## flow/run.sh

```bash
#!/bin/bash
# the make line also repeats each setting of config.mk as NAME=value (left out here)
make -C /OpenROAD-flow-scripts/flow DESIGN_CONFIG=/design/flow/config.mk WORK_HOME=/design/flow/orfs CLKGATE_MAP_FILE= finish
```

## flow/config.mk

```make
export PLATFORM = sky130hd
export DESIGN_NAME = measure_sys
export DESIGN_NICKNAME = measure_sys
export VERILOG_FILES = /design/flow/design.v
export SDC_FILE = /design/flow/constraint.sdc
export NUM_CORES = 4
export LEC_CHECK = 0
export ABC_AREA = 1
export CAP_MARGIN = 5
export CORE_MARGIN = 2
export CORE_UTILIZATION = 72
export CTS_CLUSTER_DIAMETER = 227
export PLACE_DENSITY = 0.65
export SLEW_MARGIN = 20
```

## flow/constraint.sdc

```tcl
create_clock -name core_clock -period 64.7 [get_ports {sys_clk}]
set_input_delay 12.9400 -clock core_clock [delete_from_list [all_inputs] [get_ports {sys_clk}]]
set_output_delay 12.9400 -clock core_clock [all_outputs]
set_load 0.01 [all_outputs]
```

## flow/design.v

```verilog
`timescale 1ns / 1ps
module signed_unsigned_converter #(parameter WIDTH = 16) (
    input wire [WIDTH-1:0] data_in,   
    input wire is_signed,             
    output reg [WIDTH-1:0] data_out   
);
    reg signed [WIDTH-1:0] signed_data;    
    reg [WIDTH-1:0] unsigned_data;         
    always @(*) begin
        if (is_signed) begin
            signed_data = data_in;   
            unsigned_data = signed_data + (1 << (WIDTH-1));   
            data_out = unsigned_data;
        end else begin
            unsigned_data = data_in;   
            signed_data = unsigned_data - (1 << (WIDTH-1));   
            data_out = signed_data;
        end
    end
endmodule
module clk_divider #(
	parameter FRE_DIV = 2499				 
)(
    input clk,
    input rst_n,               
    output reg sample_en       
);
    localparam W = $clog2(FRE_DIV + 1);
    localparam [W-1:0] LAST = FRE_DIV;
    reg [W-1:0] clk_div;
    always @(posedge clk or negedge rst_n) begin
        if (!rst_n) begin
            clk_div <= {W{1'b0}};
            sample_en <= 1'b0;
        end else begin
            if (clk_div == LAST) begin
                clk_div <= {W{1'b0}};
                sample_en <= 1'b1;
            end else begin
                clk_div <= clk_div + 1'b1;
                sample_en <= 1'b0;
            end
        end
    end
endmodule
module wave_cal #(
    parameter N = 8,                        
    parameter SAMPLE_POINTS = 64,           
    parameter LOG_2_SAMPLE_POINTS = 6,      
    parameter JUDGE_THRESHOLD = 700,        
    parameter FRE_DIV = 1249                
)(
    input wire clk,
    input wire rst_n,
    input wire [N-1:0] data_in_unsigned,
    output reg signed[N-1:0] signal_dc_removed,   
    output reg unsigned[N-1:0] vpp,               
    output reg unsigned[N-1:0] dc_offset,         
    output reg [N-1:0] papr,                      
    output reg is_sine_wave                       
);
    localparam L = LOG_2_SAMPLE_POINTS;
    localparam SW = 2*N - 2 + L;
    localparam [L-1:0] LAST = SAMPLE_POINTS - 1;
    localparam [2*N-3:0] THR = JUDGE_THRESHOLD;
    reg [L-1:0] sample_count_dc;
    reg unsigned[N-1:0] max_value;
    reg unsigned[N-1:0] min_value;
    wire [N:0] max_plus_min = {1'b0, max_value} + {1'b0, min_value};
    wire sample_clk;
    reg [SW-1:0] sum_squares;
    reg [L-1:0] sample_count_id;
    clk_divider #(.FRE_DIV (FRE_DIV)) clk_divider_inst(
        .clk(clk),
        .rst_n(rst_n),
        .sample_en(sample_clk)
    );
    always @(posedge clk or negedge rst_n) begin
        if (!rst_n) begin
            sample_count_dc <= {L{1'b0}};
            max_value <= {N{1'b0}};
            min_value <= {N{1'b1}};
            vpp <= {N{1'b0}};
            dc_offset <= {N{1'b0}};
        end else if (sample_clk) begin
            if (data_in_unsigned > max_value)
                max_value <= data_in_unsigned;
            if (data_in_unsigned < min_value)
                min_value <= data_in_unsigned;
            if (sample_count_dc == LAST) begin
                vpp <= max_value - min_value;
                dc_offset <= max_plus_min[N:1];    
                max_value <= {N{1'b0}};
                min_value <= {N{1'b1}};
                sample_count_dc <= {L{1'b0}};
            end else begin
                sample_count_dc <= sample_count_dc + 1'b1;
            end
        end
    end
    always @(posedge clk or negedge rst_n) begin
        if (!rst_n) begin
            signal_dc_removed <= {N{1'b0}};
        end else if (|dc_offset) begin
            signal_dc_removed <= data_in_unsigned - dc_offset;
        end
    end
    wire signed [2*N-1:0] dc_sq_full = signal_dc_removed * signal_dc_removed;
    wire [2*N-2:0] dc_sq = dc_sq_full[2*N-2:0];
    wire [2*N-1:0] vpp_squared = vpp * vpp;                      
    wire [2*N-4:0] vpp_squared_scaled = vpp_squared[2*N-1:3];    
    wire [SW-L-1:0] valid = sum_squares[SW-1:L];                  
    wire [SW-L-1:0] err_vpp_valid = (valid > vpp_squared_scaled) ?
                                    valid - vpp_squared_scaled :
                                    vpp_squared_scaled - valid;
    wire [2*N-1:0] papr_q = vpp_squared / valid;
    always @(posedge clk or negedge rst_n) begin
        if (!rst_n) begin
            sum_squares <= {SW{1'b0}};
            sample_count_id <= {L{1'b0}};
            is_sine_wave <= 1'b0;
            papr <= {N{1'b0}};
        end else if (sample_clk) begin
            sum_squares <= sum_squares + dc_sq;
            if (sample_count_id == LAST) begin
                if (|valid) papr <= papr_q[N-1:0];
                else papr <= {N{1'b0}};
                is_sine_wave <= (err_vpp_valid < THR);
                sum_squares <= {SW{1'b0}};
                sample_count_id <= {L{1'b0}};
            end else
                sample_count_id <= sample_count_id + 1'b1;
        end
    end
endmodule
module wave_rectifier #( parameter N = 8)(
    input clk,
    input rst_n,
    input signed[N-1:0] signal_dc_removed,
    output reg signal_rectified  	 
);
    always @(posedge clk or negedge rst_n) begin
        if (!rst_n) begin
            signal_rectified <= 1'b0;
        end else begin
			signal_rectified <= ~signal_dc_removed[N-1] & (|signal_dc_removed[N-2:0]);
        end
    end
endmodule
module frequency_counter  #(
	parameter MEASURE_CLK_CNT = 200,		 
	parameter MEASURE_CLK = 20000            
)(
    input clk,
    input sample_en,
    input rst_n,
    input signal_in,          	 
    output [15:0] freq_out 	     
);
    localparam CW = $clog2(MEASURE_CLK_CNT + 1);           
    localparam EW = $clog2(MEASURE_CLK_CNT / 2 + 1);       
    localparam MW = $clog2(MEASURE_CLK + 1);
    localparam PW = $clog2((MEASURE_CLK_CNT / 2) * MEASURE_CLK + 1);
    localparam QW = $clog2(MEASURE_CLK / 2 + 1);
    localparam [CW-1:0] CNT_LAST = MEASURE_CLK_CNT;
    localparam [MW-1:0] MCLK = MEASURE_CLK;
    reg signal_prev;           
    reg [CW-1:0] count_clk;    
    reg [EW-1:0] count_signal; 
    reg [CW-1:0] N1;           
    reg [EW-1:0] N2;           
    reg [QW-1:0] freq_q;
    assign freq_out = freq_q;
    always @(posedge clk or negedge rst_n) begin
        if (!rst_n) begin
            signal_prev <= 1'b0;
        end else if (sample_en) begin
            signal_prev <= signal_in;
        end
    end
    always @(posedge clk or negedge rst_n) begin
        if (!rst_n) begin
            count_clk <= {CW{1'b0}};
            count_signal <= {EW{1'b0}};
            N1 <= {CW{1'b0}};
            N2 <= {EW{1'b0}};
        end else if (sample_en) begin
            count_clk <= count_clk + 1'b1;
            if (signal_in && !signal_prev) begin
                count_signal <= count_signal + 1'b1;
            end
            if (count_clk == CNT_LAST) begin
                N1 <= count_clk;
                N2 <= count_signal;
                count_clk <= {CW{1'b0}};
                count_signal <= {EW{1'b0}};
            end
        end
    end
    wire [PW-1:0] num = N2 * MCLK;
    wire [PW-1:0] quo = num / N1;
    always @(posedge clk or negedge rst_n) begin
        if (!rst_n) begin
            freq_q <= {QW{1'b0}};
        end else if (sample_en && (|N1)) begin
            freq_q <= quo[QW-1:0];
        end
    end
endmodule
module ma_measure #(
	parameter N=8
)(
    input        clk,
    input        sample_en,
    input        rst_n,
	input        ma_measure_enable,
    input  		[N-1:0] vpp,       
    output  	[7:0] ma           
);
    reg [N+13:0] vpp_mult;    
    reg [N+13:0] sum;
    reg [N:0]    ma_temp;
    reg [6:0]    ma_r;
    assign ma = {1'b0, ma_r};
    wire [N+13:0] v = vpp;
    wire [N+17:0] sum22 = sum * 5'd22;
    always @(posedge clk or negedge rst_n) begin
        if (!rst_n) begin
            vpp_mult <= {(N+14){1'b0}};
            sum      <= {(N+14){1'b0}};
            ma_temp  <= {(N+1){1'b0}};
            ma_r     <= 7'd0;
        end else if (sample_en && ma_measure_enable)begin
            vpp_mult <= (v << 13) + (v << 10) + (v << 9) + (v << 8) + (v << 4);
            sum <= vpp_mult + 13'd7143;
            ma_temp <= sum22[N+17:17];
            if (ma_temp < 7'd30)
                ma_r <= 7'd30;
            else if (ma_temp > 7'd100)
                ma_r <= 7'd100;
            else
                ma_r <= ma_temp[6:0];
        end else if (sample_en) ma_r <= 7'd0;
    end
endmodule
module mf_measure#(
	parameter N=16,
	parameter FW=16
)(
    input        clk,
    input        sample_en,
    input        rst_n,
	input        mf_measure_enable,
	input       [FW-1:0] fm_freq,   
    input  		[N-1:0] vpp,        
    output 	    [7:0] mf            
);
    reg [N+9:0] vpp_mult;    
    reg [N+9:0] mf_temp;
    reg [5:0]   mf_r;
    assign mf = {2'b00, mf_r};
    wire [N+9:0] v = vpp;
    wire [N+9:0] quo = vpp_mult / fm_freq;
    always @(posedge clk or negedge rst_n) begin
        if (!rst_n) begin
            vpp_mult <= {(N+10){1'b0}};
            mf_temp  <= {(N+10){1'b0}};
            mf_r     <= 6'd0;
        end else if (sample_en && mf_measure_enable)begin
			vpp_mult <= (v << 10) - (v << 4) - (v << 3);
            mf_temp <= (|fm_freq) ? quo : {(N+10){1'b0}};
            if (mf_temp < 6'd10)
                mf_r <= 6'd10;
            else if (mf_temp > 6'd50)
                mf_r <= 6'd50;
            else
                mf_r <= mf_temp[5:0];
        end
    end
endmodule
module measure #(
	parameter N=8,
	parameter WAVE_DIV=249
	)(
	input clk,
	input sample_en,
	input rst_n,
	input [N-1:0] signal_in_unsigned,
	input ma_measure_enable,
	input mf_measure_enable,
    output is_sine_wave,      		 
	output [15:0] freq_out,
	output [N-1:0]papr,				 
	output unsigned[N-1:0] vpp,
	output unsigned[N-1:0] dc_offset,
	output [7:0] ma,
	output [7:0] mf
);
    wire signed[N-1:0] signal_dc_removed;   	 
 	wire signal_rectified;
	wave_cal #(
		.N(N),
		.SAMPLE_POINTS(512),
		.LOG_2_SAMPLE_POINTS(9),
		.JUDGE_THRESHOLD(700),
		.FRE_DIV(WAVE_DIV)
	)wave_cal_inst(
		.clk(clk),
	    .rst_n(rst_n),
	    .data_in_unsigned(signal_in_unsigned),
	    .signal_dc_removed(signal_dc_removed),
	    .vpp(vpp),
		.dc_offset(dc_offset),
		.papr(papr),
	    .is_sine_wave(is_sine_wave)
	);
 	wave_rectifier #(.N(N)) wave_rectifier_inst(
		.clk(clk),
		.rst_n(rst_n),
		.signal_dc_removed(signal_dc_removed),
		.signal_rectified(signal_rectified)
	);
	frequency_counter #(
		.MEASURE_CLK_CNT(400),
		.MEASURE_CLK(20000)
	)frequency_counter_inst(
		.clk(clk),
		.sample_en(sample_en),
		.rst_n(rst_n),
		.signal_in(signal_rectified),
		.freq_out(freq_out)
	);
	ma_measure #(
		.N(N)
	)ma_measure_inst(
		.clk(clk),
		.sample_en(sample_en),
		.rst_n(rst_n),
		.ma_measure_enable(is_sine_wave & ma_measure_enable),
		.vpp(vpp),
		.ma(ma)
	);
	mf_measure #(
		.N(N),
		.FW(14)
	)mf_measure_inst(
		.clk(clk),
		.sample_en(sample_en),
		.rst_n(rst_n),
		.mf_measure_enable(mf_measure_enable),
		.fm_freq(freq_out[13:0]),
		.vpp(vpp),
		.mf(mf)
	);
endmodule
module data_sele(
    input sys_clk,
    input sys_rst_n,
    input [7:0]askdemod_vpp,
    input [9:0]fskdemod_vpp,
    input [7:0]pskdemod_vpp,
    input [7:0]askdemod_dc_offset,
    input [7:0]ask_papr,
    input [9:0]fsk_papr,
    input [7:0]psk_papr,
    input ask_is_sine_wave,
	input fsk_is_sine_wave,
	input [7:0] askdemod_data,
	input [9:0] fskdemod_data,
	input [7:0] pskdemod_data,
	input [39:0] fir_data_out,
	input [15:0] ask_freq_out,
	input [15:0] fsk_freq_out,
	input [15:0] psk_freq_out,
	input [7:0] ma,
    output reg[7:0] demod_data,
    output [7:0] uart_mod_type,
    output [15:0] uart_demod_fre
);
    reg [2:0]  mod_type;
    reg [13:0] demod_fre;
    assign uart_mod_type = {5'd0, mod_type};
    assign uart_demod_fre = {2'd0, demod_fre};
    always @(posedge sys_clk or negedge sys_rst_n) begin
        if(!sys_rst_n)begin
            demod_data <= 8'd0;
            mod_type <= 3'd0;
            demod_fre <= 14'd0;
        end
        else begin
            if(askdemod_dc_offset < 8'd60) begin
                if(ask_papr > 8'd5)begin
                    if(ma >= 8'd30 && ma <= 8'd35)
                        demod_data <= {askdemod_data[6:0], 1'b0};
                    else demod_data <= askdemod_data;
                    demod_fre <= ask_freq_out[13:0];
                    mod_type <= 3'd1;                    
                end
                else begin
                    demod_data <= askdemod_data;
                    demod_fre <= ask_freq_out[13:0];
                    mod_type <= 3'd2;                    
                end
            end
            else if(fsk_papr >= 10'd20)begin
                demod_data <= pskdemod_data;
                mod_type <= 3'd5;                        
                demod_fre <= psk_freq_out[13:0];
            end
            else if(fsk_papr >= 10'd5)begin
                demod_fre <= fsk_freq_out[13:0];
                mod_type <= 3'd3;                        
                if(fsk_freq_out <= 16'd1500)begin
                    demod_data <= {~fskdemod_data[7], fskdemod_data[4:0], 2'b00};
                end
                else if(fsk_freq_out <= 16'd2500)begin
                    demod_data <= {~fskdemod_data[7], fskdemod_data[5:0], 1'b0};
                end
                else demod_data <= {~fskdemod_data[7], fskdemod_data[6:0]};
            end
            else if(|fsk_papr)begin
                demod_data <= fskdemod_data[9:2];
                demod_fre <= fsk_freq_out[13:0];
                mod_type <= 3'd4;                        
            end
            else begin
                mod_type <= 3'd6;                        
            end
        end
    end
endmodule
module measure_sys(
	input            sys_clk,
	input            sys_rst_n,
	input      [7:0] askdemod_data,    
	input      [9:0] fsk_demod,        
	input      [7:0] pskdemod_data,    
	output     [7:0] demod_data,
	output     [7:0] uart_mod_type,
	output    [15:0] uart_demod_fre,
	output     [7:0] uart_mod_depth,
	output reg [7:0] uart_delta_freq
);
	localparam SAMPLE_DIV = 249;   
	localparam WAVE_DIV   = 24;    
	wire [8:0] fskdemod_data_9;
	wire [9:0] fskdemod_data_10;
	wire [7:0] ma;
	wire [7:0] mf;
	wire ask_is_sine_wave;
	wire fsk_is_sine_wave;
	wire [7:0] askdemod_vpp;
	wire [9:0] fskdemod_vpp;
	wire [7:0] pskdemod_vpp;
	wire [7:0] askdemod_dc_offset;
	wire [7:0] ask_papr;
	wire [9:0] fsk_papr;
	wire [7:0] psk_papr;
	wire [15:0] ask_freq_out;
	wire [15:0] fsk_freq_out;
	wire [15:0] psk_freq_out;
	signed_unsigned_converter #(9) signed_unsigned_converter_fsk2(
		.data_in(fsk_demod[8:0]),
		.is_signed(1'b1),
		.data_out(fskdemod_data_9)
	);
	signed_unsigned_converter #(10) signed_unsigned_converter_fsk3(
		.data_in(fsk_demod),
		.is_signed(1'b1),
		.data_out(fskdemod_data_10)
	);
	wire sample_en;
	clk_divider #(.FRE_DIV(SAMPLE_DIV)) clk_divider_inst(
		.clk(sys_clk),
		.rst_n(sys_rst_n),
		.sample_en(sample_en)
	);
	measure #(.N(8), .WAVE_DIV(WAVE_DIV)) measure_ask(
		.clk(sys_clk),
		.sample_en(sample_en),
		.rst_n(sys_rst_n),
		.signal_in_unsigned(askdemod_data),
		.ma_measure_enable(1'b1),
		.mf_measure_enable(1'b0),
		.is_sine_wave(ask_is_sine_wave),
		.freq_out(ask_freq_out),
		.papr(ask_papr),
		.vpp(askdemod_vpp),
		.dc_offset(askdemod_dc_offset),
		.ma(ma),
		.mf()
	);
	measure #(.N(9), .WAVE_DIV(WAVE_DIV)) measure_fsk(
		.clk(sys_clk),
		.sample_en(sample_en),
		.rst_n(sys_rst_n),
		.signal_in_unsigned(fskdemod_data_9),
		.ma_measure_enable(1'b0),
		.mf_measure_enable(1'b1),
		.is_sine_wave(fsk_is_sine_wave),
		.freq_out(fsk_freq_out),
		.papr(fsk_papr[8:0]),
		.vpp(fskdemod_vpp[8:0]),
		.dc_offset(),
		.ma(),
		.mf(mf)
	);
	assign fsk_papr[9] = 1'b0;
	assign fskdemod_vpp[9] = 1'b0;
	measure #(.N(8), .WAVE_DIV(WAVE_DIV)) measure_psk(
		.clk(sys_clk),
		.sample_en(sample_en),
		.rst_n(sys_rst_n),
		.signal_in_unsigned(pskdemod_data),
		.ma_measure_enable(1'b0),
		.mf_measure_enable(1'b0),
		.is_sine_wave(),
		.freq_out(psk_freq_out),
		.papr(psk_papr),
		.vpp(pskdemod_vpp),
		.dc_offset(),
		.ma(),
		.mf()
	);
	data_sele data_sele_inst(
		.sys_clk(sys_clk),
		.sys_rst_n(sys_rst_n),
		.askdemod_vpp(askdemod_vpp),
		.fskdemod_vpp(fskdemod_vpp),
		.pskdemod_vpp(pskdemod_vpp),
		.ask_papr(ask_papr),
		.fsk_papr(fsk_papr),
		.psk_papr(psk_papr),
		.askdemod_dc_offset(askdemod_dc_offset),
		.ask_is_sine_wave(ask_is_sine_wave),
		.fsk_is_sine_wave(fsk_is_sine_wave),
		.askdemod_data(askdemod_data),
		.fskdemod_data(fskdemod_data_10),
		.pskdemod_data(pskdemod_data),
		.fir_data_out(40'd0),
		.ma(ma),
		.ask_freq_out(ask_freq_out),
		.fsk_freq_out(fsk_freq_out),
		.psk_freq_out(psk_freq_out),
		.demod_data(demod_data),
		.uart_mod_type(uart_mod_type),
		.uart_demod_fre(uart_demod_fre)
	);
	reg [6:0] mod_depth;
	assign uart_mod_depth = {1'b0, mod_depth};
	wire [2:0] mod_type = uart_mod_type[2:0];
	always @(posedge sys_clk or negedge sys_rst_n) begin
		if (!sys_rst_n) begin
			mod_depth <= 7'd0;
			uart_delta_freq <= 8'd0;
		end
		else if (mod_type == 3'd1)
			mod_depth <= ma[6:0];
		else if (mod_type == 3'd3 || mod_type == 3'd4) begin
			mod_depth <= mf[6:0];
			if (mod_type == 3'd3)
				uart_delta_freq <= fskdemod_vpp[7:0];
		end
		else begin
			mod_depth <= 7'd0;
			uart_delta_freq <= 8'd0;
		end
	end
endmodule
```

==> run_results.csv, run 1 <==
group,metric,value,unit
min_path,hold_depth,1,
pwr,p_leak,55.2,nW
yosys,synth-edff-count,0,
pwr,powerClk,0.000413,W
setup_path,critical_path_buf_inv_count,43,
final_timing,fin_crit_sh,80.1,%
yosys,yosys_area,92800,µm²
final_timing,slew_headroom,31.0,%
cells_and_area,syn_to_final_growth,4.81,%
pwr,power_density,8.77,nW/µm²
global_routing,grt_max_degree,139,
die,coreArea,128000,µm²
global_routing,grt-ovfl-total,0,
cells_and_area,instances_no_fill,15200,
yosys,ys_seq_share,14.5,%
pwr,irDropWorstVdd,23.7,µV
pwr,comb_power,0.0000966,W
cells_and_area,nets,15200,
pwr,power.group.top,"clock",
clocking,insertion_delay,0.69,ns
clocking,cts.sinks,538,
final_timing,fin_tns_setup,0,ns
setup_path,r2r_slack,12.84,ns
route,drc_errors,0,
route,dr.pass1.iters,8,
yosys,synth.cell_area,92800,µm²
setup_path,crit_path_start,"measure_ask.frequency_counter_inst.N2[3]",
yosys,yosysTopAreaCellShare,19.8,%
yosys,yosysUniqueCellTypes,86,
setup_path,cp.arrival,52.43,ns
yosys,ys_cells,13600,
placed_design,routabilityCongestion,0.978,
pwr,p_comb_share,11.3,%
clocking,cts_buffers,68,
setup_path,path_delay_family,"AND-OR/OR-AND gates",
clocking,cts_tree,"built",
placed_design,dp_hpwl,199,mm
final_timing,finalHoldViolCount,0,
yosys,synthXorXnorAreaFrac,8.23,%
die,ios,76,
yosys,yosysWarnings,15,
route,detail_route.vias_per_cell,5.97,
route,drtIter0Drc,7678,
min_path,worst_hold_path_type,"flip-flop to flip-flop",
route,antenna_left,0,
global_routing,grt_antenna_before_repair,9,
die,row_count,131,
yosys,fa_ha_area_share,25.0,%
run_status,status,"timing/DRC/antenna clean",
final_timing,max_freq,19.3,MHz
clocking,cts_hold_buffers,0,
cells_and_area,regArea,13500,µm²
setup_path,reg2reg_depth,299,
cells_and_area,comb_area,70000,µm²
clocking,cts_buffer_depth,3,
yosys,compound_area_share,17.0,%
min_path,holdPathEnd,"measure_psk.wave_rectifier_inst.signal_rectified",
setup_path,startpoint_type,"flip-flop",
final_timing,slew_violations,0,
flow_run,maxCapViolations,0,
route,wirelength,253,mm
min_path,hp-start,"measure_psk.wave_cal_inst.signal_dc_removed[7]",
setup_path,cpMostUsedCell,"nand2_1",
pwr,p_sw_share,27.8,%
setup_path,worst_path_max_delay_cell,"dfrtp_1",
pwr,power_switching,0.000238,W
die,dieHeight,363,µm
setup_path,cp-end-kind,"flip-flop",
die,die_w,363,µm
placed_design,dp.cells,15100,
yosys,avgSynthCellArea,6.85,µm²
final_timing,period_needed,51.86,ns
yosys,async_flop_share,100,%
flow_run,warnings,125,
yosys,yosys.area_share.simple,25.0,%
yosys,synthFlopType,"dfrtp_1",
yosys,yosys-top-cells-count,"nand2_1 (2825), inv_1 (2095), ha_1 (1470)",
yosys,mux_share,0.156,%
yosys,logic_family,"adder cells",
setup_path,crit_fanout,21,
yosys,top_cell,"nand2_1",
route,vias,90900,
pwr,powerSeq,0.000344,W
clocking,htreeDepth,3,
clocking,path_clk_slew,0.07,ns
setup_path,max_stage_delay,0.63,ns
pwr,clockPowerShare,48.4,%
final_timing,clock-skew-final,0.0414,ns
setup_path,path_class,"flip-flop to flip-flop",
global_routing,track_usage,37.9,%
setup_path,crit_required,65.27,ns
clocking,ctsResizeCount,0,
clocking,cts-root-buf,"clkbuf_16",
setup_path,endpoint,"measure_ask.frequency_counter_inst.freq_q[0]",
clocking,cts_setup_buffers,0,
final_timing,setup-violations-final,0,
setup_path,r2r_end,"measure_ask.frequency_counter_inst.freq_q[0]",
pwr,seqPwrFrac,40.3,%
cells_and_area,fillers,10000,
final_timing,rsz0062_at_grt,"false",
pwr,p_int,0.000616,W
setup_path,path_depth,299,
yosys,syn_inst,13600,
setup_path,rr_startpoint,"measure_ask.frequency_counter_inst.N2[3]",
route,routedWlPerCell,16.6,µm
die,dieArea,132000,µm²
yosys,largest_area_cell,"ha_1",
yosys,top_cells_by_area,"ha_1 (20%), dfrtp_1 (14%), nand2_1 (11%)",
global_routing,grt_pass1_vias,88600,
yosys,ys_ff,538,
die,initCoreUtil,72.7,%
placed_design,io_buffer_count,67,
final_timing,worst_pin_slew,1.03,ns
global_routing,grt_pass1_wl,421,mm
## per-layer routing
layer / global-route usage, % / up-vias / wire [µm]
li1: - / 44500 / -
met4: 15.4 / 8 / 10800
met3: 6.43 / 700 / 19700
met5: 0 / - / 47
met2: 63.5 / 3146 / 116000
met1: 48.5 / 42500 / 107000
## layout make-up
type / instances / share of cell area, %
inverters: 2161 / 8.35
clock inverters: 33 / 0.476
repair buffers: 140 / 1.27
well taps: 1662 / 2.14
diodes: 5 / 0.0129
clock buffers: 89 / 1.95
flip-flops and latches: 538 / 13.9
multi-input cells: 10600 / 71.9
## stage by stage
stage | area [µm²] | setup slack [ns] | util (%) | power [W] | hold WS (ns)
CTS | 97300 | 13.41 | 76.2 | 0.000855 | 0.423
global placement | 94900 | 15.54 | 74.3 | 0.000439 | 0.415
detailed placement | 94900 | 13.59 | 74.3 | 0.000444 | 0.426
finish | 97300 | 12.84 | 76.2 | 0.000853 | 0.433
global route | 97300 | 7.58 | 76.2 | 0.000882 | 0.456
floorplan | 92900 | 20.15 | - | 0.000414 | 0.400
==> run 2, diff against run 1 <==
Settings changed: ABC_AREA 1 to 0, CAP_MARGIN 5 to 20, CELL_PAD_IN_SITES_DETAIL_PLACEMENT set to 1, CORE_ASPECT_RATIO set to 1.59, CORE_UTILIZATION 72 to 39, CTS_CLUSTER_DIAMETER 227 to unset, CTS_CLUSTER_SIZE set to 96, GPL_ROUTABILITY_DRIVEN set to 0, GPL_TIMING_DRIVEN set to 1, MAX_ROUTING_LAYER set to met5, PLACE_DENSITY 0.65 to unset, PLACE_DENSITY_LB_ADDON set to 0.06, SLEW_MARGIN 20 to 30, TNS_END_PERCENT set to 85.
Clock period 64.7 ns to 48.0 ns, I/O delays scaled along.
==> run_results.csv, run 2 <==
group,metric,value,unit
yosys,ys_seq_share,14.8,%
route,vias,94800,
final_timing,holdWs,0.483,ns
yosys,synthFlopType,"dfrtp_1",
die,dieHeight,615,µm
flow_run,warnings,126,
setup_path,critical_path_buf_inv_count,18,
yosys,ys_cells,11600,
route,wirelength,341,mm
cells_and_area,fin_util,49.0,%
pwr,p_comb_share,5.6,%
setup_path,cp.arrival,49.35,ns
pwr,power,0.00110,W
yosys,yosys-top-cells-count,"ha_1 (1470), nand2_1 (1092), nor2_1 (826)",
final_timing,rsz0062_at_grt,"true",
setup_path,reg2reg_depth,258,
pwr,power_density,9.64,nW/µm²
clocking,cts.sinks,538,
yosys,fa_ha_area_share,25.4,%
yosys,logic_family,"AND-OR/OR-AND gates",
final_timing,worst_pin_slew,1.07,ns
setup_path,rr_startpoint,"measure_fsk.frequency_counter_inst.N2[2]",
min_path,hp-start,"data_sele_inst.demod_fre[5]",
clocking,cts_tree,"built",
global_routing,grt_pass1_vias,104000,
yosys,compound_area_share,25.7,%
global_routing,grt_util_met3,2.23,%
setup_path,r2r_slack,-0.81,ns
route,antenna_left,0,
pwr,power_switching,0.000288,W
final_timing,slew_headroom,28.3,%
setup_path,path_delay_family,"AND-OR/OR-AND gates",
global_routing,busiest_layer,"met2",
yosys,yosysWarnings,15,
placed_design,dp_hpwl,275,mm
global_routing,track_usage,27.5,%
yosys,syn_inst,11600,
pwr,powerClk,0.000582,W
pwr,p_int,0.000817,W
final_timing,max_freq,20.5,MHz
yosys,yosys.area_share.simple,20.4,%
cells_and_area,instances_no_fill,16300,
final_timing,finalHoldViolCount,0,
setup_path,endpoint,"measure_fsk.frequency_counter_inst.freq_q[0]",
cells_and_area,comb_area,77000,µm²
yosys,avgSynthCellArea,7.90,µm²
yosys,ys_ff,538,
global_routing,grt-ovfl-total,0,
final_timing,slew_violations,0,
final_timing,period_needed,48.81,ns
global_routing,grt_util_met1,28.9,%
global_routing,use_met2,54.3,%
yosys,synth.cell_area,91500,µm²
final_timing,clock-skew-final,0.0346,ns
clocking,cts-root-buf,"clkbuf_16",
clocking,cts_buffer_depth,3,
setup_path,cp-end-kind,"flip-flop",
pwr,p_sw_share,26.0,%
route,drtIter0Drc,3177,
pwr,power.group.top,"clock",
yosys,largest_area_cell,"ha_1",
global_routing,grt_pass1_wl,539,mm
min_path,hold_depth,2,
setup_path,startpoint_type,"flip-flop",
cells_and_area,fillers,28400,
die,ios,76,
yosys,top_cell,"ha_1",
route,routedWlPerCell,20.9,µm
setup_path,crit_required,48.54,ns
setup_path,crit_fanout,7,
yosys,synthXorXnorAreaFrac,5.54,%
setup_path,path_class,"flip-flop to flip-flop",
die,die_w,388,µm
min_path,worst_hold_path_type,"flip-flop to flip-flop",
clocking,htreeDepth,3,
run_status,status,"finished with violations",
global_routing,grt_antenna_before_repair,9,
yosys,yosysTopAreaCellShare,20.1,%
pwr,seqPwrFrac,41.7,%
flow_run,maxCapViolations,0,
final_timing,fin_crit_sh,102,%
setup_path,r2r_end,"measure_fsk.frequency_counter_inst.freq_q[0]",
placed_design,dp.cells,15900,
pwr,p_leak,53.7,nW
cells_and_area,syn_to_final_growth,25.2,%
die,coreArea,234000,µm²
final_timing,setup-violations-final,1,
die,initCoreUtil,39.1,%
run_status,violations,"setup timing",
pwr,clockPowerShare,52.7,%
setup_path,crit_path_start,"measure_fsk.frequency_counter_inst.N2[2]",
yosys,synth-edff-count,0,
clocking,cts_buffers,70,
clocking,path_clk_slew,0.06,ns
cells_and_area,nets,15000,
yosys,yosysUniqueCellTypes,136,
cells_and_area,regArea,13500,µm²
yosys,yosys_area,91500,µm²
die,dieArea,239000,µm²
global_routing,grt_max_degree,89,
pwr,powerSeq,0.000461,W
setup_path,worst_path_max_delay_cell,"or4b_4",
clocking,insertion_delay,0.68,ns
pwr,irDropWorstVdd,20.1,µV
route,detail_route.vias_per_cell,5.81,
die,row_count,224,
placed_design,io_buffer_count,67,
yosys,top_cells_by_area,"ha_1 (20%), dfrtp_1 (14%), fa_1 (5.3%)",
placed_design,dpl_worst_slack,-2.45,ns
pwr,comb_power,0.0000618,W
route,dr.pass1.iters,7,
yosys,mux_share,3.37,%
setup_path,cpMostUsedCell,"o21a_1",
final_timing,setup_slack,-0.812,ns
yosys,async_flop_share,100,%
min_path,holdPathEnd,"data_sele_inst.demod_fre[5]",
route,drc_errors,0,
setup_path,max_stage_delay,0.60,ns
setup_path,path_depth,258,
[run 2: what timing repair did]
action	in CTS	in global routing
pin swaps	81	385
gates resized	130	517
hold buffers	0	0
setup endpoints to repair	6	10
setup buffers	73	206
gates cloned	0	3
[run 2: layout make-up]
cell class | instances | share of cell area [%]
multi-input cells | 9910 | 67.2
clock buffers | 97 | 1.76
inverters | 797 | 2.63
well taps | 3051 | 3.33
flip-flops and latches | 538 | 11.8
repair buffers | 1895 | 12.9
clock inverters | 33 | 0.396
diodes | 3 | 0.00656
[run 2: per-stage QoR]
stage | TNS [ns] | instance area [µm²]
2_1_floorplan | -0.286 | 92600
3_3_place_gp | -1.53 | 107000
3_5_place_dp | -6.45 | 107000
4_1_cts | -1.18 | 111000
5_1_grt | -9.34 | 115000
6_report | -0.812 | 115000
[run 2: layer usage]
metal	part of all wire, %	routed length (µm)
met1	38	131000
met2	54	184000
met3	2.3	7920
met4	5.3	18000
met5	0.0038	13
==> run 3, diff against run 2 <==
Settings changed: ABC_AREA 0 to 1, CAP_MARGIN 20 to 0, CELL_PAD_IN_SITES_DETAIL_PLACEMENT 1 to unset, CELL_PAD_IN_SITES_GLOBAL_PLACEMENT set to 1, CORE_ASPECT_RATIO 1.59 to 0.98, CORE_UTILIZATION 39 to 57, CTS_CLUSTER_SIZE 96 to unset, GPL_TIMING_DRIVEN 1 to unset, MAX_ROUTING_LAYER met5 to met4, MIN_ROUTING_LAYER set to met1, PLACE_DENSITY_LB_ADDON 0.06 to 0.04, SETUP_SLACK_MARGIN set to 5.0, SLEW_MARGIN 30 to 20, TNS_END_PERCENT 85 to unset.
Clock period 48.0 ns to 34.6 ns, I/O delays scaled along.
==> run_results.csv, run 3 <==
group,metric,value,unit
run_status,status,"stopped before the end",
run_status,haltStage,"global routing",
yosys,yosys.area_share.simple,25.0,%
clocking,htreeDepth,3,
die,dieHeight,404,µm
yosys,yosys-top-cells-count,"nand2_1 (2825), inv_1 (2095), ha_1 (1470)",
die,coreArea,162000,µm²
clocking,cts_buffers,70,
die,ios,76,
yosys,synthFlopType,"dfrtp_1",
yosys,mux_share,0.156,%
yosys,yosys_area,92800,µm²
clocking,cts_buffer_depth,3,
yosys,synth-edff-count,0,
yosys,ys_seq_share,14.5,%
placed_design,dp.cells,18500,
yosys,avgSynthCellArea,6.85,µm²
placed_design,io_buffer_count,67,
clocking,cts.sinks,538,
placed_design,dpl_worst_slack,-5.99,ns
yosys,yosysTopAreaCellShare,19.8,%
yosys,fa_ha_area_share,25.0,%
yosys,largest_area_cell,"ha_1",
yosys,synth.cell_area,92800,µm²
yosys,top_cell,"nand2_1",
yosys,ys_cells,13600,
yosys,compound_area_share,17.0,%
yosys,async_flop_share,100,%
yosys,syn_inst,13600,
die,row_count,146,
yosys,ys_ff,538,
die,initCoreUtil,57.4,%
clocking,cts-root-buf,"clkbuf_16",
placed_design,dp_hpwl,233,mm
yosys,synthXorXnorAreaFrac,8.23,%
yosys,logic_family,"adder cells",
yosys,yosysWarnings,15,
yosys,yosysUniqueCellTypes,86,
die,dieArea,166000,µm²
die,die_w,412,µm
yosys,top_cells_by_area,"ha_1 (20%), dfrtp_1 (14%), nand2_1 (11%)",
## run 3: what timing repair did
| item | in CTS |
|---|---|
| gates cloned | 8 |
| endpoints found under the setup margin | 31 |
| buffers inserted | 954 |
| hold buffers | 0 |
| pin swaps | 670 |
| gates resized | 562 |
## run 3: metrics by stage
stage	setup TNS, ns	area (µm²)
after CTS	-23.34	131000
after detailed placement	-51.16	119000
after global placement	-27.60	119000
after floorplan	-45.28	95300
==> run 4, diff against run 3 <==
Settings changed: CAP_MARGIN 0 to 40, CELL_PAD_IN_SITES_GLOBAL_PLACEMENT 1 to unset, CORE_ASPECT_RATIO 0.98 to 0.52, CORE_UTILIZATION 57 to 72, CTS_CLUSTER_DIAMETER set to 227, GPL_ROUTABILITY_DRIVEN 0 to unset, MAX_ROUTING_LAYER met4 to unset, MIN_ROUTING_LAYER met1 to unset, PLACE_DENSITY set to 0.65, PLACE_DENSITY_LB_ADDON 0.04 to unset, SETUP_SLACK_MARGIN 5.0 to unset.
Clock period 34.6 ns to 69.8 ns, I/O delays scaled along.
==> run_results.csv, run 4 <==
group,metric,value,unit
route,routedWlPerCell,18.1,µm
yosys,yosysWarnings,15,
final_timing,period_needed,54.17,ns
clocking,cts_buffer_depth,3,
yosys,yosysTopAreaCellShare,19.8,%
yosys,synth-edff-count,0,
clocking,cts_hold_buffers,0,
yosys,syn_inst,13600,
pwr,power_switching,0.000214,W
route,top_layer_used,"met5",
route,vias,93100,
setup_path,r2r_end,"measure_ask.frequency_counter_inst.freq_q[0]",
setup_path,endpoint,"measure_ask.frequency_counter_inst.freq_q[0]",
yosys,mux_share,0.156,%
setup_path,path_delay_family,"AND-OR/OR-AND gates",
cells_and_area,instances_no_fill,15300,
route,wirelength,277,mm
pwr,power_density,7.66,nW/µm²
route,detail_route.vias_per_cell,6.09,
global_routing,track_usage,40.7,%
route,dr.pass1.iters,12,
setup_path,cpMostUsedCell,"nand2_1",
clocking,cts_setup_buffers,0,
clocking,htreeDepth,2,
cells_and_area,nets,15300,
yosys,compound_area_share,17.0,%
route,wl_met2,110,mm
min_path,worst_hold_path_type,"flip-flop to flip-flop",
placed_design,io_buffer_count,67,
yosys,top_cells_by_area,"ha_1 (20%), dfrtp_1 (14%), nand2_1 (11%)",
flow_run,warnings,128,
setup_path,cp.arrival,54.73,ns
final_timing,setup-violations-final,0,
clocking,cts_tree,"built",
yosys,ys_seq_share,14.5,%
yosys,yosys_area,92800,µm²
clocking,cts.sinks,538,
setup_path,crit_required,70.36,ns
yosys,ys_cells,13600,
min_path,holdPathEnd,"measure_fsk.wave_cal_inst.sample_count_id[7]",
yosys,synthFlopType,"dfrtp_1",
pwr,p_int,0.000531,W
clocking,cts_buffers,54,
final_timing,fin_tns_setup,0,ns
final_timing,slew_headroom,38.8,%
setup_path,max_stage_delay,0.62,ns
pwr,irDropWorstVdd,19.8,µV
final_timing,worst_pin_slew,0.913,ns
pwr,p_comb_share,12.2,%
yosys,synth.cell_area,92800,µm²
placed_design,routabilityCongestion,1.02,
global_routing,grt_max_degree,170,
global_routing,grt-ovfl-total,0,
cells_and_area,fin_area,97300,µm²
die,initCoreUtil,73.0,%
pwr,clockPowerShare,45.1,%
final_timing,clock-skew-final,0.0691,ns
final_timing,rsz0062_at_grt,"false",
pwr,powerSeq,0.000319,W
die,dieHeight,263,µm
clocking,insertion_delay,0.71,ns
yosys,fa_ha_area_share,25.0,%
setup_path,critical_path_buf_inv_count,45,
yosys,top_cell,"nand2_1",
yosys,synthXorXnorAreaFrac,8.23,%
setup_path,rr_startpoint,"measure_ask.frequency_counter_inst.N2[3]",
clocking,cts-root-buf,"clkbuf_16",
global_routing,grt_pass1_wl,447,mm
route,antenna_left,0,
yosys,yosysUniqueCellTypes,86,
setup_path,cp-end-kind,"flip-flop",
yosys,logic_family,"adder cells",
yosys,largest_area_cell,"ha_1",
route,wl_met1,124,mm
pwr,p_leak,55.2,nW
setup_path,startpoint_type,"flip-flop",
die,die_w,502,µm
pwr,p_sw_share,28.7,%
final_timing,max_freq,18.5,MHz
pwr,powerClk,0.000336,W
final_timing,fin_crit_sh,77.6,%
run_status,status,"timing/DRC/antenna clean",
min_path,hold_depth,1,
setup_path,crit_path_start,"measure_ask.frequency_counter_inst.N2[3]",
route,drc_errors,0,
pwr,power.group.top,"clock",
die,coreArea,127000,µm²
die,ios,76,
yosys,avgSynthCellArea,6.85,µm²
pwr,comb_power,0.0000910,W
final_timing,holdWs,0.446,ns
clocking,ctsResizeCount,0,
placed_design,postPlaceCellArea,95200,µm²
cells_and_area,fin_util,76.5,%
route,met3_length,35.5,mm
setup_path,path_class,"flip-flop to flip-flop",
min_path,hp-start,"measure_fsk.wave_cal_inst.sample_count_id[6]",
global_routing,grt_pass1_vias,87600,
placed_design,dp_hpwl,221,mm
yosys,async_flop_share,100,%
final_timing,finalHoldViolCount,0,
yosys,ys_ff,538,
global_routing,grt_antenna_before_repair,4,
pwr,seqPwrFrac,42.7,%
cells_and_area,syn_to_final_growth,4.82,%
route,drtIter0Drc,11700,
setup_path,reg2reg_depth,294,
yosys,yosys-top-cells-count,"nand2_1 (2825), inv_1 (2095), ha_1 (1470)",
placed_design,dp.cells,15200,
yosys,yosys.area_share.simple,25.0,%
flow_run,maxCapViolations,0,
setup_path,crit_fanout,21,
final_timing,slew_violations,0,
setup_path,r2r_slack,15.63,ns
die,dieArea,132000,µm²
clocking,path_clk_slew,0.07,ns
die,row_count,94,
setup_path,worst_path_max_delay_cell,"nor2_1",
setup_path,path_depth,294,
run 4: final cells by class:
type	instances	area, µm²
antenna	1	2.50
clock buffer	71	1480
clock inverter	31	465
fill	9478	29800
inverter	2161	8120
multi-input combinational	10600	70000
sequential	538	13500
tap	1728	2160
timing repair buffer	169	1610
run 4: per-layer routing:
metal | GRT usage [%] | up-vias
li1 | - | 44500
met1 | 60.8 | 42900
met2 | 58.1 | 5045
met3 | 9.96 | 633
met4 | 10.4 | 8
met5 | 0 | -
run 4: metrics by stage:
stage,total power (W),setup WS (ns)
floorplan,0.000383,25.25
global placement,0.000407,18.65
detailed placement,0.000412,17.07
CTS,0.000742,16.92
global route,0.000769,10.40
finish,0.000745,15.63
==> run 5, diff against run 4 <==
Settings changed: ABC_AREA 1 to unset, CAP_MARGIN 40 to 20, CORE_ASPECT_RATIO 0.52 to unset, CORE_UTILIZATION 72 to 70, CTS_CLUSTER_DIAMETER 227 to unset.
Clock period 69.8 ns to 81.0 ns, I/O delays scaled along.
==> run_results.csv, run 5 <==
group,metric,value,unit
yosys,top_cells_by_area,"ha_1 (20%), dfrtp_1 (14%), fa_1 (5.3%)",
placed_design,postPlaceCellArea,93900,µm²
clocking,cts.sinks,538,
setup_path,r2r_slack,20.53,ns
yosys,ys_seq_share,14.8,%
yosys,mux_share,3.37,%
final_timing,rsz0062_at_grt,"false",
setup_path,max_stage_delay,0.89,ns
min_path,hp-start,"measure_fsk.wave_cal_inst.papr[1]",
final_timing,slew_violations,0,
final_timing,finalHoldViolCount,0,
yosys,synth-edff-count,0,
final_timing,fin_crit_sh,74.7,%
pwr,power_density,6.87,nW/µm²
global_routing,grt_antenna_before_repair,12,
pwr,power_switching,0.000168,W
cells_and_area,nets,13200,
route,wirelength,260,mm
route,detail_route.vias_per_cell,6.61,
pwr,power.group.top,"clock",
pwr,p_leak,44.7,nW
cells_and_area,syn_to_final_growth,5.43,%
yosys,syn_inst,11600,
yosys,avgSynthCellArea,7.90,µm²
route,vias,87900,
yosys,compound_area_share,25.7,%
final_timing,max_freq,16.5,MHz
pwr,comb_power,0.0000348,W
setup_path,cpMostUsedCell,"o21a_1",
clocking,ctsResizeCount,0,
yosys,yosys-top-cells-count,"ha_1 (1470), nand2_1 (1092), nor2_1 (826)",
clocking,cts_hold_buffers,0,
route,dr.pass1.iters,9,
yosys,yosysUniqueCellTypes,136,
yosys,synth.cell_area,91500,µm²
run_status,status,"timing/DRC/antenna clean",
route,drtIter0Drc,6635,
clocking,cts_setup_buffers,0,
die,die_w,366,µm
pwr,seqPwrFrac,41.2,%
pwr,clockPowerShare,53.5,%
min_path,holdPathEnd,"measure_fsk.wave_cal_inst.papr[1]",
setup_path,reg2reg_depth,252,
global_routing,grt-ovfl-total,0,
placed_design,routabilityCongestion,0.988,
placed_design,io_buffer_count,67,
die,ios,76,
die,initCoreUtil,70.6,%
yosys,synthFlopType,"dfrtp_1",
flow_run,maxCapViolations,0,
yosys,ys_ff,538,
setup_path,crit_required,81.54,ns
clocking,cts_buffer_depth,3,
final_timing,period_needed,60.47,ns
yosys,top_cell,"ha_1",
yosys,async_flop_share,100,%
route,drc_errors,0,
final_timing,fin_tns_setup,0,ns
min_path,hold_depth,2,
setup_path,startpoint_type,"flip-flop",
pwr,powerClk,0.000355,W
die,coreArea,130000,µm²
setup_path,path_delay_family,"AND-OR/OR-AND gates",
setup_path,crit_fanout,20,
final_timing,worst_pin_slew,1.08,ns
global_routing,grt_pass1_wl,424,mm
yosys,largest_area_cell,"ha_1",
clocking,htreeDepth,3,
min_path,worst_hold_path_type,"flip-flop to flip-flop",
yosys,fa_ha_area_share,25.4,%
global_routing,grt_pass1_vias,85600,
yosys,ys_cells,11600,
die,dieHeight,366,µm
setup_path,worst_path_max_delay_cell,"or4_1",
cells_and_area,fin_util,74.4,%
yosys,yosys.area_share.simple,20.4,%
yosys,synthXorXnorAreaFrac,5.54,%
global_routing,track_usage,38.3,%
cells_and_area,fin_area,96500,µm²
pwr,powerSeq,0.000273,W
clocking,cts_buffers,71,
die,row_count,132,
clocking,path_clk_slew,0.06,ns
setup_path,cp.arrival,61.01,ns
route,routedWlPerCell,19.6,µm
final_timing,slew_headroom,27.4,%
flow_run,warnings,128,
final_timing,setup-violations-final,0,
clocking,cts-root-buf,"clkbuf_16",
pwr,p_int,0.000495,W
pwr,p_comb_share,5.3,%
setup_path,path_class,"flip-flop to flip-flop",
setup_path,cp-end-kind,"flip-flop",
setup_path,path_depth,252,
setup_path,critical_path_buf_inv_count,7,
final_timing,holdWs,0.480,ns
setup_path,r2r_end,"measure_psk.frequency_counter_inst.freq_q[0]",
die,dieArea,134000,µm²
pwr,irDropWorstVdd,18.3,µV
global_routing,grt_max_degree,106,
setup_path,rr_startpoint,"measure_psk.frequency_counter_inst.N2[2]",
pwr,p_sw_share,25.3,%
yosys,yosysWarnings,15,
placed_design,dp_hpwl,202,mm
clocking,insertion_delay,0.70,ns
yosys,yosysTopAreaCellShare,20.1,%
yosys,yosys_area,91500,µm²
route,antenna_left,0,
yosys,logic_family,"AND-OR/OR-AND gates",
setup_path,endpoint,"measure_psk.frequency_counter_inst.freq_q[0]",
clocking,cts_tree,"built",
setup_path,crit_path_start,"measure_psk.frequency_counter_inst.N2[2]",
final_timing,clock-skew-final,0.0387,ns
## run 5: layout make-up
class	instances	area [µm²]
inverters	797	2990
clock inverters	40	614
fillers	10100	33200
repair buffers	177	1500
diodes	2	5.00
multi-input cells	9910	73700
flip-flops and latches	538	13500
clock buffers	90	1940
well taps	1742	2180
## run 5: metal layers
| metal | part of all wire, % | vias to the layer above | track usage, % | wire length [µm] |
|---|---|---|---|---|
| met3 | 6.7 | 807 | 5.79 | 17500 |
| met4 | 5.4 | 20 | 19.8 | 14200 |
| met2 | 46 | 2981 | 64.2 | 120000 |
| met5 | 0.048 | - | 0 | 126 |
| met1 | 42 | 42000 | 47.6 | 108000 |
| li1 | - | 42100 | - | - |
## run 5: stage by stage
step | setup WS [ns] | total power (W) | cells
after floorplan | 28.31 | 0.000297 | 11600
after global placement | 23.69 | 0.000311 | 13200
after detailed placement | 22.00 | 0.000312 | 13200
after CTS | 21.66 | 0.000666 | 13300
after global routing | 15.71 | 0.000679 | 13300
final | 20.53 | 0.000663 | 13300
==> run 6, diff against run 5 <==
Settings changed: CAP_MARGIN 20 to 15, CELL_PAD_IN_SITES_GLOBAL_PLACEMENT set to 3, CORE_ASPECT_RATIO set to 0.98, CORE_MARGIN 2 to 3, CORE_UTILIZATION 70 to 33, CTS_CLUSTER_DIAMETER set to 126, GPL_ROUTABILITY_DRIVEN set to 1, GPL_TIMING_DRIVEN set to 0, HOLD_SLACK_MARGIN set to 0.01, MAX_ROUTING_LAYER set to met5, MIN_ROUTING_LAYER set to met2, PLACE_DENSITY 0.65 to unset, PLACE_DENSITY_LB_ADDON set to 0.09, SETUP_SLACK_MARGIN set to -1.21, SLEW_MARGIN 20 to 35, TNS_END_PERCENT set to 90.
Clock period 81.0 ns to 50.2 ns, I/O delays scaled along.
==> run_results.csv, run 6 <==
group,metric,value,unit
yosys,yosys.area_share.simple,20.4,%
route,dr.pass1.iters,10,
final_timing,fin_crit_sh,101,%
pwr,p_leak,49.2,nW
setup_path,path_delay_family,"AND-OR/OR-AND gates",
final_timing,finalHoldViolCount,0,
yosys,ys_cells,11600,
yosys,top_cells_by_area,"ha_1 (20%), dfrtp_1 (14%), fa_1 (5.3%)",
die,coreArea,275000,µm²
yosys,avgSynthCellArea,7.90,µm²
route,drc_errors,0,
clocking,cts_tree,"built",
min_path,holdPathEnd,"measure_fsk.frequency_counter_inst.N2[7]",
setup_path,r2r_slack,-0.70,ns
final_timing,rsz0062_at_grt,"true",
pwr,irDropWorstVdd,24.0,µV
yosys,mux_share,3.37,%
cells_and_area,fillers,28000,
yosys,top_cell,"ha_1",
pwr,powerSeq,0.000441,W
route,vias,123000,
placed_design,routabilityCongestion,0.895,
die,ios,76,
yosys,fa_ha_area_share,25.4,%
global_routing,grt_pass1_vias,131000,
final_timing,setup_slack,-0.700,ns
yosys,compound_area_share,25.7,%
setup_path,cp.arrival,51.43,ns
pwr,p_int,0.000814,W
pwr,powerClk,0.000606,W
yosys,async_flop_share,100,%
global_routing,grt_pass1_wl,483,mm
yosys,ys_seq_share,14.8,%
route,routedWlPerCell,19.7,µm
global_routing,grt_antenna_before_repair,7,
setup_path,max_stage_delay,0.60,ns
yosys,largest_area_cell,"ha_1",
route,detail_route.vias_per_cell,7.66,
yosys,yosys_area,91500,µm²
pwr,power_density,10.1,nW/µm²
clocking,cts_buffers,76,
yosys,yosysWarnings,15,
setup_path,path_depth,265,
flow_run,maxCapViolations,0,
clocking,cts_buffer_depth,3,
pwr,clockPowerShare,54.8,%
pwr,p_sw_share,26.4,%
final_timing,period_needed,50.90,ns
setup_path,cp-end-kind,"flip-flop",
clocking,cts.sinks,538,
clocking,path_clk_slew,0.06,ns
setup_path,startpoint_type,"flip-flop",
cells_and_area,comb_area,78000,µm²
pwr,power_switching,0.000292,W
route,drtIter0Drc,15300,
global_routing,grt-ovfl-total,0,
run_status,violations,"setup timing",
yosys,yosysTopAreaCellShare,20.1,%
yosys,synth.cell_area,91500,µm²
cells_and_area,nets,14100,
clocking,insertion_delay,0.76,ns
final_timing,fin_tns_setup,-0.839,ns
cells_and_area,regArea,13500,µm²
flow_run,warnings,126,
global_routing,grt_max_degree,78,
yosys,logic_family,"AND-OR/OR-AND gates",
placed_design,dp_hpwl,239,mm
yosys,synthFlopType,"dfrtp_1",
setup_path,cpMostUsedCell,"o21a_1",
setup_path,rr_startpoint,"measure_fsk.frequency_counter_inst.N2[2]",
setup_path,crit_path_start,"measure_fsk.frequency_counter_inst.N2[2]",
yosys,syn_inst,11600,
final_timing,slew_violations,0,
setup_path,critical_path_buf_inv_count,40,
setup_path,crit_required,50.73,ns
run_status,status,"finished with violations",
yosys,synthXorXnorAreaFrac,5.54,%
yosys,yosys-top-cells-count,"ha_1 (1470), nand2_1 (1092), nor2_1 (826)",
pwr,seqPwrFrac,39.9,%
die,dieArea,284000,µm²
setup_path,endpoint,"measure_fsk.frequency_counter_inst.freq_q[0]",
final_timing,setup-violations-final,2,
clocking,cts-root-buf,"clkbuf_16",
final_timing,clock-skew-final,0.103,ns
yosys,synth-edff-count,0,
final_timing,slew_headroom,35.0,%
yosys,yosysUniqueCellTypes,136,
pwr,p_comb_share,5.3,%
setup_path,path_class,"flip-flop to flip-flop",
clocking,htreeDepth,3,
route,wirelength,317,mm
final_timing,worst_pin_slew,0.965,ns
die,initCoreUtil,33.3,%
final_timing,holdWs,0.417,ns
pwr,comb_power,0.0000588,W
yosys,ys_ff,538,
min_path,hold_depth,2,
die,dieHeight,527,µm
min_path,worst_hold_path_type,"flip-flop to flip-flop",
die,die_w,538,µm
global_routing,track_usage,31.8,%
setup_path,worst_path_max_delay_cell,"or4b_4",
pwr,power,0.00111,W
placed_design,io_buffer_count,67,
setup_path,reg2reg_depth,265,
final_timing,max_freq,19.6,MHz
cells_and_area,syn_to_final_growth,19.8,%
route,antenna_left,0,
pwr,power.group.top,"clock",
setup_path,crit_fanout,10,
die,row_count,190,
setup_path,r2r_end,"measure_fsk.frequency_counter_inst.freq_q[0]",
[run 6: metrics by stage]
step / cell area (µm²) / setup WS, ns / instances / util (%)
final: 110000 / -0.700 / 16100 / 39.9
after global routing: 110000 / -3.13 / 16100 / 39.9
after CTS: 104000 / -1.32 / 15700 / 38.0
after detailed placement: 97200 / -13.35 / 15300 / 35.4
after global placement: 96800 / -14.03 / 15300 / 35.3
after floorplan: 91600 / -1.24 / 11600 / -
[run 6: timing repair]
item / in CTS / in global routing
setup endpoints to repair: 17 / 11
hold buffers: 0 / 0
buffers inserted: 271 / 368
resized: 603 / 550
gates cloned: 1 / 9
pin swaps: 178 / 356
[run 6: cell type report]
class	count	area share (%)
diodes	35	0.0799
flip-flops and latches	538	12.3
inverters	797	2.77
repair buffers	722	5.43
well taps	3648	4.17
clock inverters	29	0.447
multi-input cells	9914	71.2
clock buffers	112	2.10
plain buffers	286	1.51
[run 6: metal layers]
metal | track usage [%] | vias up | share of wire [%]
met3 | 45.1 | 2137 | 41
met2 | 37.8 | 33000 | 52
met5 | 6.34 | - | 0.62
met1 | - | 44700 | 0
li1 | - | 43400 | -
met4 | 3.04 | 62 | 5.5
==> run 7, diff against run 6 <==
Settings changed: CAP_MARGIN 15 to 20, CELL_PAD_IN_SITES_GLOBAL_PLACEMENT 3 to unset, CORE_ASPECT_RATIO 0.98 to unset, CORE_MARGIN 3 to 2, CORE_UTILIZATION 33 to 65, CTS_CLUSTER_DIAMETER 126 to unset, GPL_ROUTABILITY_DRIVEN 1 to unset, GPL_TIMING_DRIVEN 0 to unset, HOLD_SLACK_MARGIN 0.01 to unset, MAX_ROUTING_LAYER met5 to unset, MIN_ROUTING_LAYER met2 to unset, PLACE_DENSITY_LB_ADDON 0.09 to unset, SETUP_SLACK_MARGIN -1.21 to unset, SLEW_MARGIN 35 to 20, TNS_END_PERCENT 90 to unset.
Clock period 50.2 ns to 82.1 ns, I/O delays scaled along.
==> run_results.csv, run 7 <==
group,metric,value,unit
clocking,cts_hold_buffers,0,
yosys,syn_inst,11600,
pwr,seqPwrFrac,42.6,%
die,dieHeight,379,µm
placed_design,dp_hpwl,201,mm
yosys,synthFlopType,"dfrtp_1",
die,coreArea,140000,µm²
placed_design,io_buffer_count,67,
global_routing,grt-ovfl-total,0,
route,drc_errors,0,
setup_path,path_class,"flip-flop to flip-flop",
yosys,yosysUniqueCellTypes,136,
setup_path,path_delay_family,"AND-OR/OR-AND gates",
pwr,powerSeq,0.000269,W
clocking,ctsResizeCount,0,
yosys,mux_share,3.37,%
yosys,async_flop_share,100,%
pwr,p_sw_share,25.2,%
yosys,ys_seq_share,14.8,%
yosys,logic_family,"AND-OR/OR-AND gates",
clocking,cts.sinks,538,
setup_path,path_depth,253,
die,ios,76,
yosys,yosys_area,91500,µm²
die,initCoreUtil,65.6,%
global_routing,busiest_layer,"met2",
placed_design,routabilityCongestion,0.945,
yosys,synthXorXnorAreaFrac,5.54,%
route,wirelength,256,mm
yosys,yosys.area_share.simple,20.4,%
final_timing,finalHoldViolCount,0,
route,dr.pass1.iters,6,
clocking,cts_tree,"built",
yosys,largest_area_cell,"ha_1",
global_routing,track_usage,35.1,%
pwr,powerClk,0.000328,W
yosys,yosys-top-cells-count,"ha_1 (1470), nand2_1 (1092), nor2_1 (826)",
pwr,comb_power,0.0000343,W
yosys,synth.cell_area,91500,µm²
setup_path,max_stage_delay,0.87,ns
global_routing,grt_max_degree,156,
setup_path,startpoint_type,"flip-flop",
global_routing,grt_pass1_vias,83200,
flow_run,warnings,128,
die,die_w,379,µm
setup_path,crit_fanout,20,
yosys,fa_ha_area_share,25.4,%
cells_and_area,nets,13200,
clocking,cts_buffers,70,
setup_path,r2r_end,"measure_psk.frequency_counter_inst.freq_q[0]",
pwr,power_switching,0.000159,W
pwr,power_density,6.55,nW/µm²
yosys,yosysTopAreaCellShare,20.1,%
setup_path,rr_startpoint,"measure_psk.frequency_counter_inst.N2[2]",
setup_path,r2r_slack,20.67,ns
final_timing,worst_pin_slew,1.21,ns
final_timing,max_freq,16.3,MHz
pwr,p_comb_share,5.4,%
min_path,holdPathEnd,"measure_ask.ma_measure_inst.vpp_mult[4]",
clocking,cts_buffer_depth,3,
final_timing,rsz0062_at_grt,"false",
min_path,worst_hold_path_type,"flip-flop to flip-flop",
yosys,top_cell,"ha_1",
run_status,status,"timing/DRC/antenna clean",
setup_path,cp.arrival,61.98,ns
setup_path,reg2reg_depth,253,
global_routing,grt_util_met3,4.35,%
final_timing,fin_crit_sh,74.8,%
clocking,htreeDepth,3,
cells_and_area,fin_util,69.1,%
setup_path,critical_path_buf_inv_count,8,
die,row_count,137,
clocking,cts_setup_buffers,0,
pwr,irDropWorstVdd,14.2,µV
min_path,hold_depth,2,
yosys,synth-edff-count,0,
pwr,p_int,0.000472,W
route,drtIter0Drc,6078,
min_path,hp-start,"measure_ask.ma_measure_inst.vpp_mult[4]",
cells_and_area,syn_to_final_growth,5.40,%
flow_run,maxCapViolations,0,
pwr,p_leak,44.6,nW
clocking,cts-root-buf,"clkbuf_16",
yosys,ys_cells,11600,
yosys,top_cells_by_area,"ha_1 (20%), dfrtp_1 (14%), fa_1 (5.3%)",
clocking,path_clk_slew,0.07,ns
yosys,avgSynthCellArea,7.90,µm²
final_timing,clock-skew-final,0.0427,ns
final_timing,period_needed,61.43,ns
setup_path,cp-end-kind,"flip-flop",
final_timing,slew_headroom,18.5,%
setup_path,crit_required,82.65,ns
global_routing,use_met2,59.7,%
clocking,insertion_delay,0.69,ns
yosys,yosysWarnings,15,
global_routing,grt_pass1_wl,418,mm
pwr,clockPowerShare,51.9,%
yosys,compound_area_share,25.7,%
die,dieArea,144000,µm²
global_routing,grt_antenna_before_repair,11,
setup_path,cpMostUsedCell,"o21a_1",
route,detail_route.vias_per_cell,6.42,
pwr,power.group.top,"clock",
route,antenna_left,0,
yosys,ys_ff,538,
global_routing,grt_util_met1,45.1,%
final_timing,fin_tns_setup,0,ns
route,vias,86200,
setup_path,crit_path_start,"measure_psk.frequency_counter_inst.N2[2]",
setup_path,endpoint,"measure_psk.frequency_counter_inst.freq_q[0]",
setup_path,worst_path_max_delay_cell,"nor4b_1",
final_timing,slew_violations,0,
route,routedWlPerCell,19.1,µm
final_timing,setup-violations-final,0,
==> run 7: area by class of cell <==
class | count | area, µm²
diodes | 1 | 2.50
clock buffers | 91 | 1950
clock inverters | 37 | 432
fillers | 11600 | 43100
inverters | 797 | 2990
multi-input cells | 9910 | 73700
flip-flops and latches | 538 | 13500
well taps | 1876 | 2350
repair buffers | 174 | 1500
==> run 7: layer usage <==
layer / part of all wire [%] / vias up
met1: 43 / 41100
met2: 47 / 2366
li1: - / 42200
met3: 5.9 / 526
met4: 3.9 / 18
met5: 0.042 / -
==> run 7: per-stage QoR <==
step                      total power, W  std cells  cell area, µm²  hold slack (ns)  setup slack, ns
final                           0.000632      13400           96400            0.480            20.67
after global routing            0.000650      13400           96400            0.506            16.16
after CTS                       0.000636      13400           96400            0.484            21.67
after detailed placement        0.000308      13300           94000            0.466            21.96
after global placement          0.000307      13300           94000            0.459            23.28
after floorplan                 0.000293      11600           91500            0.396            29.41
==> run 8, diff against run 7 <==
Settings changed: CAP_MARGIN 20 to 0, CELL_PAD_IN_SITES_GLOBAL_PLACEMENT set to 2, CORE_ASPECT_RATIO set to 0.98, CORE_MARGIN 2 to 9, CORE_UTILIZATION 65 to 33, GPL_ROUTABILITY_DRIVEN set to 1, MAX_ROUTING_LAYER set to met5, MIN_ROUTING_LAYER set to met1, PLACE_DENSITY_LB_ADDON set to 0.09, SETUP_SLACK_MARGIN set to 5.0.
Clock period 82.1 ns to 64.9 ns, I/O delays scaled along.
==> run_results.csv, run 8 <==
group,metric,value,unit
final_timing,slew_violations,0,
clocking,insertion_delay,0.74,ns
pwr,comb_power,0.0000432,W
yosys,syn_inst,11600,
yosys,top_cell,"ha_1",
die,coreArea,275000,µm²
clocking,cts_buffer_depth,3,
setup_path,crit_fanout,23,
die,die_w,550,µm
yosys,ys_seq_share,14.8,%
yosys,yosysUniqueCellTypes,136,
pwr,seqPwrFrac,39.7,%
setup_path,worst_path_max_delay_cell,"or4b_4",
final_timing,worst_pin_slew,1.10,ns
yosys,synthXorXnorAreaFrac,5.54,%
route,wirelength,281,mm
run_status,status,"timing/DRC/antenna clean",
route,detail_route.vias_per_cell,5.44,
yosys,synth-edff-count,0,
route,drtIter0Drc,4115,
pwr,irDropWorstVdd,18.4,µV
setup_path,startpoint_type,"flip-flop",
final_timing,fin_crit_sh,85.5,%
yosys,yosys.area_share.simple,20.4,%
cells_and_area,comb_area,74300,µm²
final_timing,clock-skew-final,0.0462,ns
cells_and_area,regArea,13500,µm²
cells_and_area,fin_util,36.5,%
global_routing,grt_antenna_before_repair,3,
yosys,yosys_area,91500,µm²
setup_path,endpoint,"measure_fsk.frequency_counter_inst.freq_q[0]",
flow_run,maxCapViolations,0,
setup_path,rr_startpoint,"measure_fsk.frequency_counter_inst.N2[2]",
min_path,hp-start,"measure_psk.wave_cal_inst.signal_dc_removed[7]",
pwr,powerSeq,0.000341,W
global_routing,grt_max_degree,94,
pwr,power_density,8.57,nW/µm²
final_timing,max_freq,18.0,MHz
setup_path,path_class,"flip-flop to flip-flop",
clocking,cts_buffers,78,
pwr,p_sw_share,25.4,%
clocking,cts_tree,"built",
min_path,holdPathEnd,"measure_psk.wave_rectifier_inst.signal_rectified",
die,dieArea,296000,µm²
pwr,power_switching,0.000218,W
final_timing,setup-violations-final,0,
route,vias,83200,
final_timing,slew_headroom,26.1,%
global_routing,grt-ovfl-total,0,
global_routing,track_usage,18.4,%
die,dieHeight,539,µm
yosys,async_flop_share,100,%
yosys,ys_cells,11600,
pwr,power.group.top,"clock",
die,row_count,190,
setup_path,max_stage_delay,0.66,ns
yosys,fa_ha_area_share,25.4,%
clocking,cts-root-buf,"clkbuf_16",
placed_design,routabilityCongestion,0.814,
clocking,cts_hold_buffers,0,
global_routing,grt_pass1_vias,82100,
route,drc_errors,0,
min_path,hold_depth,1,
setup_path,cp.arrival,56.08,ns
setup_path,r2r_slack,9.44,ns
clocking,path_clk_slew,0.06,ns
setup_path,path_delay_family,"AND-OR/OR-AND gates",
yosys,top_cells_by_area,"ha_1 (20%), dfrtp_1 (14%), fa_1 (5.3%)",
yosys,avgSynthCellArea,7.90,µm²
clocking,htreeDepth,3,
pwr,powerClk,0.000474,W
yosys,largest_area_cell,"ha_1",
yosys,synthFlopType,"dfrtp_1",
setup_path,critical_path_buf_inv_count,6,
setup_path,cpMostUsedCell,"o21a_1",
final_timing,period_needed,55.46,ns
setup_path,cp-end-kind,"flip-flop",
pwr,p_int,0.000640,W
setup_path,reg2reg_depth,242,
setup_path,crit_required,65.52,ns
clocking,cts.sinks,538,
yosys,ys_ff,538,
yosys,mux_share,3.37,%
die,ios,76,
yosys,yosysWarnings,15,
yosys,logic_family,"AND-OR/OR-AND gates",
yosys,compound_area_share,25.7,%
cells_and_area,syn_to_final_growth,9.50,%
flow_run,warnings,124,
global_routing,grt_pass1_wl,453,mm
route,dr.pass1.iters,5,
min_path,worst_hold_path_type,"flip-flop to flip-flop",
pwr,p_comb_share,5.0,%
yosys,yosysTopAreaCellShare,20.1,%
yosys,yosys-top-cells-count,"ha_1 (1470), nand2_1 (1092), nor2_1 (826)",
route,routedWlPerCell,18.4,µm
setup_path,path_depth,242,
die,initCoreUtil,33.3,%
placed_design,dp_hpwl,225,mm
pwr,clockPowerShare,55.2,%
route,antenna_left,0,
placed_design,io_buffer_count,67,
setup_path,crit_path_start,"measure_fsk.frequency_counter_inst.N2[2]",
cells_and_area,fillers,28500,
final_timing,finalHoldViolCount,0,
pwr,p_leak,45.2,nW
yosys,synth.cell_area,91500,µm²
final_timing,fin_tns_setup,0,ns
cells_and_area,nets,13300,
setup_path,r2r_end,"measure_fsk.frequency_counter_inst.freq_q[0]",
final_timing,rsz0062_at_grt,"true",
## run 8: per-layer routing
layer	track usage, %	wire [µm]	up-vias
li1	-	-	42300
met5	0	0	-
met1	25.0	137000	39800
met4	3.41	4650	0
met3	1.25	6270	223
met2	32.1	133000	869
## run 8: final cells by class
cell class / instances / share of cell area (%)
well taps: 3648 / 4.56
clock buffers: 106 / 2.23
diodes: 3 / 0.00749
clock inverters: 39 / 0.600
repair buffers: 240 / 1.97
multi-input cells: 9913 / 74.2
inverters: 797 / 2.99
flip-flops and latches: 538 / 13.5
## run 8: timing repair
| item | in CTS | in global routing |
|---|---|---|
| gates resized | 13 | 115 |
| gates cloned | 0 | 3 |
| endpoints found under the setup margin | 2 | 7 |
| pin swaps | 0 | 14 |
| setup buffers | 0 | 37 |
## run 8: metrics by stage
stage / setup slack (ns) / hold WS, ns / area [µm²] / cells / power [W]
after floorplan: 12.21 / 0.396 / 91500 / 11600 / 0.000370
after global placement: 4.13 / 0.444 / 96500 / 15100 / 0.000391
final: 9.44 / 0.441 / 100000 / 15300 / 0.000858
after detailed placement: 3.84 / 0.440 / 96500 / 15100 / 0.000391
after CTS: 5.02 / 0.443 / 99400 / 15200 / 0.000880
after global routing: 4.74 / 0.463 / 100000 / 15300 / 0.000897
No activity file was given, so power comes from the tool's default toggle rates.
